==> nickel <==
## comp_mult_top
module comp_mult_top #(
parameter NO_MULT   = 4     ,  
parameter APB_BADDR = 0     ,  
parameter SYS_AW    = 16    ,  
parameter REG_DW    = 16       
)(
input                    clk         ,  
input                    rst_n       ,  
input      [ SYS_AW-1:0] apb_paddr   ,  
input                    apb_psel    ,  
input                    apb_penable ,  
input                    apb_pwrite  ,  
input      [REG_DW -1:0] apb_pwdata  ,  
output                   apb_pready  ,  
output reg [REG_DW -1:0] apb_prdata  ,  
output reg               apb_pslverr ,  
output reg               mem_ce      ,  
output reg               mem_we      ,  
output reg [SYS_AW -1:0] mem_addr    ,  
output reg [     8 -1:0] mem_wr_data ,  
input      [     8 -1:0] mem_rd_data    
);
make LEC_CHECK=0 ABC_AREA=1 CAP_MARGIN=25 CORE_ASPECT_RATIO=1.42 CORE_MARGIN=8 CORE_UTILIZATION=72 CTS_CLUSTER_DIAMETER=227 CTS_CLUSTER_SIZE=98 GPL_ROUTABILITY_DRIVEN=0 GPL_TIMING_DRIVEN=1 HOLD_SLACK_MARGIN=0.19 PLACE_DENSITY_LB_ADDON=0.3 SLEW_MARGIN=20 TNS_END_PERCENT=20 finish   # period 9.98 ns
run.sh (not shown) runs the stock make flow with config.mk's settings and CLKGATE_MAP_FILE=.
==> raven (differences from nickel) <==
- ABC_AREA: 1 -> default
- CAP_MARGIN: 25 -> 20
- CORE_ASPECT_RATIO: 1.42 -> default
- CORE_MARGIN: 8 -> 2
- CORE_UTILIZATION: 72 -> 40
- CTS_CLUSTER_DIAMETER: 227 -> default
- CTS_CLUSTER_SIZE: 98 -> default
- GPL_ROUTABILITY_DRIVEN: 0 -> default
- GPL_TIMING_DRIVEN: 1 -> default
- HOLD_SLACK_MARGIN: 0.19 -> default
- PLACE_DENSITY_LB_ADDON: 0.3 -> default
- SETUP_SLACK_MARGIN: default -> 1.74
- TNS_END_PERCENT: 20 -> default
==> flow/constraint.sdc (replaced) <==
create_clock -name core_clock -period 9.39 [get_ports {clk}]
set_input_delay 1.8780 -clock core_clock [delete_from_list [all_inputs] [get_ports {clk}]]
set_output_delay 1.8780 -clock core_clock [all_outputs]
set_load 0.01 [all_outputs]
==> harbor (differences from nickel) <==
- ABC_AREA: 1 -> default
- CAP_MARGIN: 25 -> 20
- CORE_ASPECT_RATIO: 1.42 -> default
- CORE_MARGIN: 8 -> 2
- CORE_UTILIZATION: 72 -> 52
- CTS_CLUSTER_DIAMETER: 227 -> default
- CTS_CLUSTER_SIZE: 98 -> default
- GPL_ROUTABILITY_DRIVEN: 0 -> default
- GPL_TIMING_DRIVEN: 1 -> default
- HOLD_SLACK_MARGIN: 0.19 -> default
- PLACE_DENSITY_LB_ADDON: 0.3 -> default
- TNS_END_PERCENT: 20 -> default
==> flow/constraint.sdc (replaced) <==
create_clock -name core_clock -period 5.52 [get_ports {clk}]
set_input_delay 1.1040 -clock core_clock [delete_from_list [all_inputs] [get_ports {clk}]]
set_output_delay 1.1040 -clock core_clock [all_outputs]
set_load 0.01 [all_outputs]
==> results <==
harbor completed, yet does not pass: setup timing. nickel produced a clean layout. raven produced a clean layout. Between raven and nickel, the lower synthesized area is in raven (gap 7.7%, measured against nickel). Combinational power: nickel is smaller than raven (about 90%). Sequential cell count is the same in nickel and raven. In synthesized cell count, raven and harbor do not differ. Against raven, the register-to-register slack of harbor is lower by 3.1 ns. Of nickel and raven, raven has the higher sequential share of layout area (gap 0.089 points).
==> figures <==
quantity                                                                              harbor                    raven                   nickel
Result of the run                                                   finished with violations  complete, no violations  complete, no violations
Violated checks                                                                 setup timing                        -                        -
Clock slew seen by the registers of the worst setup and hold paths                   0.09 ns                  0.08 ns                  0.08 ns
Netlist area before placement                                                      21380 µm²                21380 µm²                23180 µm²
Most Frequent Cell on Critical Path                                                     fa_1                     fa_1                  nand2_1
Slowest Stage Delay on Critical Path                                                 0.58 ns                  0.54 ns                  0.57 ns
Depth of the worst hold-timing path                                                        1                        1                        2
Critical Path Slowest Stage Cell                                                      or4b_4                     fa_1                     fa_1
Total via count in the routed design                                                   18920                    17780                    23240
Flop pwr share                                                                         23.8%                    28.4%                    46.0%
Standby leakage power                                                             0.01357 µW               0.01193 µW               0.01405 µW
Power group with the highest consumption                                 combinational cells      combinational cells                registers
Mux share                                                                             2.885%                   2.885%                 0.04859%
Clock network share of area                                                           2.244%                   2.274%                   2.329%

* * *

==> 12-25 <==
Starting RTL as in the previous note.
==> flow/config.mk <==
export PLATFORM = sky130hd
export DESIGN_NAME = comp_mult_top
export DESIGN_NICKNAME = comp_mult_top
export VERILOG_FILES = /design/flow/design.v
export SDC_FILE = /design/flow/constraint.sdc
export NUM_CORES = 4
export LEC_CHECK = 0
export ABC_AREA = 1
export CAP_MARGIN = 20
export CORE_MARGIN = 2
export CORE_UTILIZATION = 71
export CTS_CLUSTER_DIAMETER = 197
export CTS_CLUSTER_SIZE = 32
export HOLD_SLACK_MARGIN = -0.09
export PLACE_DENSITY_LB_ADDON = 0.27
export SETUP_SLACK_MARGIN = 0.16
export SLEW_MARGIN = 20
==> flow/constraint.sdc <==
create_clock -name core_clock -period 6.54 [get_ports {clk}]
set_input_delay 1.3080 -clock core_clock [delete_from_list [all_inputs] [get_ports {clk}]]
set_output_delay 1.3080 -clock core_clock [all_outputs]
set_load 0.01 [all_outputs]
==> 06-17: changes against 12-25 <==
Settings changed: ABC_AREA 1 to not set, CORE_UTILIZATION 71 to 16, CTS_CLUSTER_DIAMETER 197 to not set, CTS_CLUSTER_SIZE 32 to not set, HOLD_SLACK_MARGIN -0.09 to not set, MAX_ROUTING_LAYER set to met5, MIN_ROUTING_LAYER set to met2, PLACE_DENSITY_LB_ADDON 0.27 to 0.21, SETUP_SLACK_MARGIN 0.16 to not set, SLEW_MARGIN 20 to 15.
==> flow/constraint.sdc (replaced) <==
create_clock -name core_clock -period 10.0 [get_ports {clk}]
set_input_delay 2.0000 -clock core_clock [delete_from_list [all_inputs] [get_ports {clk}]]
set_output_delay 2.0000 -clock core_clock [all_outputs]
set_load 0.01 [all_outputs]
==> 09-19: changes against 12-25 <==
Settings changed: ABC_AREA 1 to not set, CORE_UTILIZATION 71 to 33, CTS_CLUSTER_DIAMETER 197 to not set, CTS_CLUSTER_SIZE 32 to not set, HOLD_SLACK_MARGIN -0.09 to not set, PLACE_DENSITY_LB_ADDON 0.27 to not set, SETUP_SLACK_MARGIN 0.16 to not set.
==> flow/constraint.sdc (replaced) <==
create_clock -name core_clock -period 9.39 [get_ports {clk}]
set_input_delay 1.8780 -clock core_clock [delete_from_list [all_inputs] [get_ports {clk}]]
set_output_delay 1.8780 -clock core_clock [all_outputs]
set_load 0.01 [all_outputs]
==> 07-18: changes against 12-25 <==
Settings changed: ABC_AREA 1 to not set, CORE_UTILIZATION 71 to 64, CTS_CLUSTER_DIAMETER 197 to not set, CTS_CLUSTER_SIZE 32 to not set, HOLD_SLACK_MARGIN -0.09 to not set, PLACE_DENSITY_LB_ADDON 0.27 to not set, SETUP_SLACK_MARGIN 0.16 to 2.27.
==> flow/constraint.sdc (replaced) <==
create_clock -name core_clock -period 8.42 [get_ports {clk}]
set_input_delay 1.6840 -clock core_clock [delete_from_list [all_inputs] [get_ports {clk}]]
set_output_delay 1.6840 -clock core_clock [all_outputs]
set_load 0.01 [all_outputs]
==> comparison table <==
| quantity | 06-17 | 12-25 | 09-19 | 07-18 |
|---|---|---|---|---|
| Length of the first detailed-routing pass in iterations | 8 | 15 | 6 | 5 |
| Syn_area_per_cell | 8.564 um^2 | 6.883 um^2 | 8.564 um^2 | 8.564 um^2 |
| Slew headroom | 26.38% | 20.28% | 25.24% | 30.15% |
| DR top layer | met5 | met5 | met5 | met4 |
| Highest net fanout along the worst path | 4 | 10 | 5 | 4 |
| Non-clock buffer count in the final layout | 144 | 386 | 151 | 245 |
| Final core utilization | 18.92% | 89.25% | 37.51% | 77.06% |
| Synthesized-area fraction occupied by xor and xnor cells | 10.34% | 5.442% | 10.34% | 10.34% |
| Cell area after layout | 25190 um^2 | 28890 um^2 | 24100 um^2 | 25200 um^2 |
| Number of core rows | 134 | 66 | 93 | 66 |
| Crit-path max cell delay | 0.67 ns | 0.55 ns | 0.68 ns | 0.58 ns |
| Reg2Reg Setup Slack | 1.75 ns | -0.71 ns | 1.27 ns | 0.82 ns |
| Run status | timing/DRC/antenna clean | finished with violations | timing/DRC/antenna clean | timing/DRC/antenna clean |
| Violated checks | - | setup timing | - | - |
| Total length of routed met2 wires | 35840 um | 39490 um | 25230 um | 28930 um |
| Post-placement worst setup slack | 0.2004 ns | -1.044 ns | 0.1084 ns | -0.2867 ns |
| Period utilization | 93.12% | 110.9% | 93.71% | 91.59% |
| Portion of total power attributed to sequential cells | 28.7% | 41.5% | 29.3% | 26.0% |
| Fraction of area in registers | 18.29% | 15.95% | 19.11% | 18.30% |
| Final #Nets | 2981 | 4131 | 2988 | 3082 |
| Clock tree skew after final layout | 0.01649 ns | 0.01797 ns | 0.01765 ns | 0.02108 ns |
| Wirelength, routed | 70450 um | 88690 um | 55810 um | 58760 um |
| Maximum number of pins on one net before global-route repair | 71 | 92 | 96 | 74 |
Power is estimated from default activity; no workload was simulated.
